==> flow/design.v (excerpt) <==
module ex2_1 (
	      input 		 clk, rst, validi,
	      input [31:0] 	 data_in,
	      output logic 	 valido, 
	      output logic [31:0] data_out
	      );
Size: roughly 170 flip-flops, ~68 I/O pins, ~60000 um2 of cells after synthesis.
export LEC_CHECK = 0
export CAP_MARGIN = 15
export CORE_MARGIN = 2
export CORE_UTILIZATION = 71
export HOLD_SLACK_MARGIN = -0.09
export SETUP_SLACK_MARGIN = -0.59
export SLEW_MARGIN = 20
create_clock -name core_clock -period 7.69 [get_ports {clk}]
run.sh (not shown) runs the stock make flow with config.mk's settings and CLKGATE_MAP_FILE=.
The first run completed and failed the layout checks on negative setup slack.
Next try:
CAP_MARGIN = 20   (was 15)
CORE_UTILIZATION = 34   (was 71)
HOLD_SLACK_MARGIN = not set   (was -0.09)
SETUP_SLACK_MARGIN = not set   (was -0.59)
clock period = 9.8 ns   (was 7.69 ns; I/O delays follow)
The new run finished with timing, DRC and antenna clean.
Synthesized area is unchanged.
Cell area decreases by a few percent.
Clock skew stays flat.
Global-route usage decreases by 26 points.
First-iteration DRC count decreases by about a fifth.
Die size increases by well over a third.
Next try:
CORE_UTILIZATION = 62   (was 34)
clock period = 12.9 ns   (was 9.8 ns; I/O delays follow)
The new run went through all stages and came out clean.
Via count goes down by 2.7%.
Cell area goes down by 6.4%.
Final cell count goes down by 14%.
Next try:
CAP_MARGIN = 15   (was 20)
CORE_UTILIZATION = 71   (was 62)
HOLD_SLACK_MARGIN = -0.09   (was not set)
clock period = 8.13 ns   (was 12.9 ns; I/O delays follow)
What happened:
- Now the flow finished but failed the layout checks on negative setup slack
- count of clock-buffer cells in the layout grows by 1
- non-clock buffer count grows by 623
- sequential share of layout area shrinks by 0.69 points
- sequential cell count stays the same


The RTL this note starts from:
==> flow/design.v <==
module ex2_1 (
	      input 		 clk, rst, validi,
	      input [31:0] 	 data_in,
	      output logic 	 valido, 
	      output logic [31:0] data_out
	      );
   enum 			 {S0, S1, S2} state, next;
   logic [31:0]  		 a1, a2, a3;
   logic [31:0]			 counter;
   always_ff @(posedge clk or posedge rst) begin
      if (rst) begin
	 data_out <= 32'b0;
	 valido <= 1'b0;
	 state = S0;
	 counter = 0;
	 a1 = 0;
	 a2 = 0;
	 a3 = 0;
      end
      else begin
	 case (state)
	   S0: begin
	      if (validi) 
		  	begin
		  		a1 = data_in;
		  		a2 += data_in;
		  		a3 *= data_in;
		  		data_out <= a2;
		 		if(counter > 2 && (counter % 3 == 0)) 
					begin
	 	 				valido <= 1'b1;
		 			end
		 		next = S1;
		 		counter += 1;
		  	end
		  else 
		  	begin
		 		next = S0;
		 		counter = 0;
				valido <= 1'b0;
	      	end
	   end
	   S1: begin
	      if (validi) 
		  	begin
		 		a1 *= data_in;
		 		a2 = data_in;
		 		a3 += data_in;
		 		data_out <= a3;
		 		if(counter > 2 && (counter % 3 == 1)) 
					begin
	 	 				valido <= 1'b1;
		 			end
		 		next = S2;
		 		counter += 1;
			end	      
		  else 
		  	begin
				next = S0;
				counter = 0;
				valido <= 1'b0;
		  	end
	   end
	   S2: begin
	      if (validi) 
		  	begin
		 		a1 += data_in;
		 		a2 *= data_in;
		 		a3 = data_in;
		 		data_out <= a1;
		 		if(counter % 3 == 2) 
					begin
		 				valido <= 1'b1;
		  			end
	      		next = S0;
		  		counter += 1;
			end
		  else 
		  	begin
				next = S0;
		 		counter = 0;
				valido <= 1'b0;
			end
	   end
	 endcase
	 state = next;
      end
   end
endmodule
clock: 9.73 ns
lec_check: 0
cap_margin: 20
cell_pad_in_sites_global_placement: 1
core_aspect_ratio: 0.67
core_margin: 2
core_utilization: 72
cts_cluster_diameter: 373
cts_cluster_size: 61
gpl_timing_driven: 0
max_routing_layer: met5
min_routing_layer: met2
place_density_lb_addon: 0.09
slew_margin: 20
tns_end_percent: 20
The starting point ended with an error in 3_1_place_gp_skip_io.
Change:
- CAP_MARGIN: 20 -> 15
- CELL_PAD_IN_SITES_GLOBAL_PLACEMENT: 1 -> unset
- CORE_ASPECT_RATIO: 0.67 -> unset
- CTS_CLUSTER_DIAMETER: 373 -> unset
- CTS_CLUSTER_SIZE: 61 -> unset
- GPL_TIMING_DRIVEN: 0 -> unset
- HOLD_SLACK_MARGIN: unset -> 0.3
- MAX_ROUTING_LAYER: met5 -> unset
- MIN_ROUTING_LAYER: met2 -> unset
- PLACE_DENSITY_LB_ADDON: 0.09 -> unset
- SETUP_SLACK_MARGIN: unset -> -0.59
- TNS_END_PERCENT: 20 -> unset
- clock period: 9.73 -> 7.69 ns (I/O delays scaled with it)
After rerunning: The changed run ran to the end with violations: setup timing. Die size stays flat. Area after synthesis stays the same. Synthesized cell count stays the same.
Change:
- CAP_MARGIN: 15 -> 20
- CORE_UTILIZATION: 72 -> 66
- HOLD_SLACK_MARGIN: 0.3 -> unset
- SETUP_SLACK_MARGIN: -0.59 -> unset
- clock period: 7.69 -> 13.6 ns (I/O delays scaled with it)
Outcome: This time the run went through all stages and came out clean. Clock-buffer cell count came out higher by 1. Setup slack improves by 3.1 ns. Die size grows by 9.0%.
Change:
- CORE_UTILIZATION: 66 -> 70
- CTS_CLUSTER_SIZE: unset -> 32
- MAX_ROUTING_LAYER: unset -> met4
- clock period: 13.6 -> 8.69 ns (I/O delays scaled with it)
After rerunning: The new run completed and failed the layout checks on setup timing; register-to-register slack got worse by 3.2 ns; worst setup slack got worse by 2.3 ns; via count climbs by 9.2%; die size drops by 5.6%; design area climbs by 11%.
